Setup of the previous run:
==> flow/design.v <==
module TM_ALU (
    input  wire        clk,
    input  wire        reset,
    input  wire [7:0]  AvgTxLen,
    input  wire [7:0]  InstExed,
    input  wire [7:0]  CurTxLen,
    output wire [7:0]  AvgTxLen_new,
    output wire [7:0]  InstExed_new
);
    reg [15:0] mac_result;  
    reg [7:0]  inc_result;
    reg [15:0] mac_reg;     
    reg [7:0]  inc_reg;      
    reg [7:0]  AvgTxLen_reg;  
    always @(posedge clk) begin
        if (reset) begin
            mac_reg      <= 0;
            inc_reg      <= 0;
            AvgTxLen_reg <= 0;
        end else begin
            mac_result     <= AvgTxLen * InstExed;
            mac_reg      <= mac_result + CurTxLen;
            inc_result     <= InstExed + 1;
            inc_reg      <= inc_result;
            AvgTxLen_reg <= AvgTxLen;  
        end
    end
    reg [7:0] AvgTxLen_new_reg;
    always @(posedge clk) begin
        if (reset) begin
            AvgTxLen_new_reg <= 0;
        end else begin
            if (inc_reg == 0) begin  
                AvgTxLen_new_reg <= 0;
            end else begin
                AvgTxLen_new_reg <= mac_reg / inc_reg;
            end
        end
    end
    assign AvgTxLen_new  = AvgTxLen_new_reg;
    assign InstExed_new = (reset) ? 8'b0 : AvgTxLen_reg;  
endmodule
clock: 14.3 ns
lec_check: 0
abc_area: 1
cap_margin: 20
core_margin: 2
core_utilization: 70
hold_slack_margin: 0.3
setup_slack_margin: 3.74
slew_margin: 20
run.sh (not shown) runs the stock make flow with config.mk's settings and CLKGATE_MAP_FILE=.
The previous run did not run to completion, as it errored out during 4_1_cts.
### the previous run -> the current run
==> flow/config.mk <==
export PLATFORM = sky130hd
export DESIGN_NAME = TM_ALU
export DESIGN_NICKNAME = TM_ALU
export VERILOG_FILES = /design/flow/design.v
export SDC_FILE = /design/flow/constraint.sdc
export NUM_CORES = 4
export LEC_CHECK = 0
export CAP_MARGIN = 20
export CORE_MARGIN = 2
export CORE_UTILIZATION = 40
export SLEW_MARGIN = 20
==> flow/constraint.sdc <==
create_clock -name core_clock -period 30.0 [get_ports {clk}]
set_input_delay 6.0000 -clock core_clock [delete_from_list [all_inputs] [get_ports {clk}]]
set_output_delay 6.0000 -clock core_clock [all_outputs]
set_load 0.01 [all_outputs]
- The previous run and the current run: one clean run, the current run; the rest did not finish clean.
- The log for the previous run ends in 4_1_cts with error DPL-0038, so the run never completed.
- Floorplan die area grows by more than half when moving from the previous run to the current run.
- Delta(mean instance size in the synthesized netlist, the current run - the previous run) > 0
- The previous run has lower standard-cell row count than the current run.
- The adder and majority gate portion of the synthesized area of the current run exceeds that of the previous run by 0.82 points.
- [compare] base=the previous run new=the current run: fraction of the core area occupied by cells at floorplan went down by 31 points; synthesis area per yosys went down by about 2.7%; sequential cell area fraction in the yosys report went up by 0.43 points.
- As of the current run, synthesized cell count had fallen by more than 10% compared to the previous run.
- Between the previous run and the current run, post-synthesis share of cell area spent on and, or, nand and nor gates is higher for the previous run, the current run comes in under that.

---

// TM_ALU: RTL as listed in full above, without the edits since
export LEC_CHECK = 0
export ABC_AREA = 1
export CAP_MARGIN = 20
export CORE_MARGIN = 2
export CORE_UTILIZATION = 72
export CTS_CLUSTER_DIAMETER = 242
export PLACE_DENSITY = 0.65
export SETUP_SLACK_MARGIN = -0.87
export SLEW_MARGIN = 20
create_clock -name core_clock -period 27.1 [get_ports {clk}]
Change:
--- a/flow/config.mk
+++ b/flow/config.mk
@@ -11,4 +11 @@
-export CORE_UTILIZATION = 72
-export CTS_CLUSTER_DIAMETER = 242
-export PLACE_DENSITY = 0.65
-export SETUP_SLACK_MARGIN = -0.87
+export CORE_UTILIZATION = 70
==> flow/constraint.sdc (replaced) <==
create_clock -name core_clock -period 14.3 [get_ports {clk}]
set_input_delay 2.8600 -clock core_clock [delete_from_list [all_inputs] [get_ports {clk}]]
set_output_delay 2.8600 -clock core_clock [all_outputs]
set_load 0.01 [all_outputs]
Outcome: With this change the flow never finished: it broke off in clock tree synthesis (4_1_cts) on DPL-0038. Die area goes up by 2.8%. Area after synthesis does not change. Synthesized cell count is unchanged.
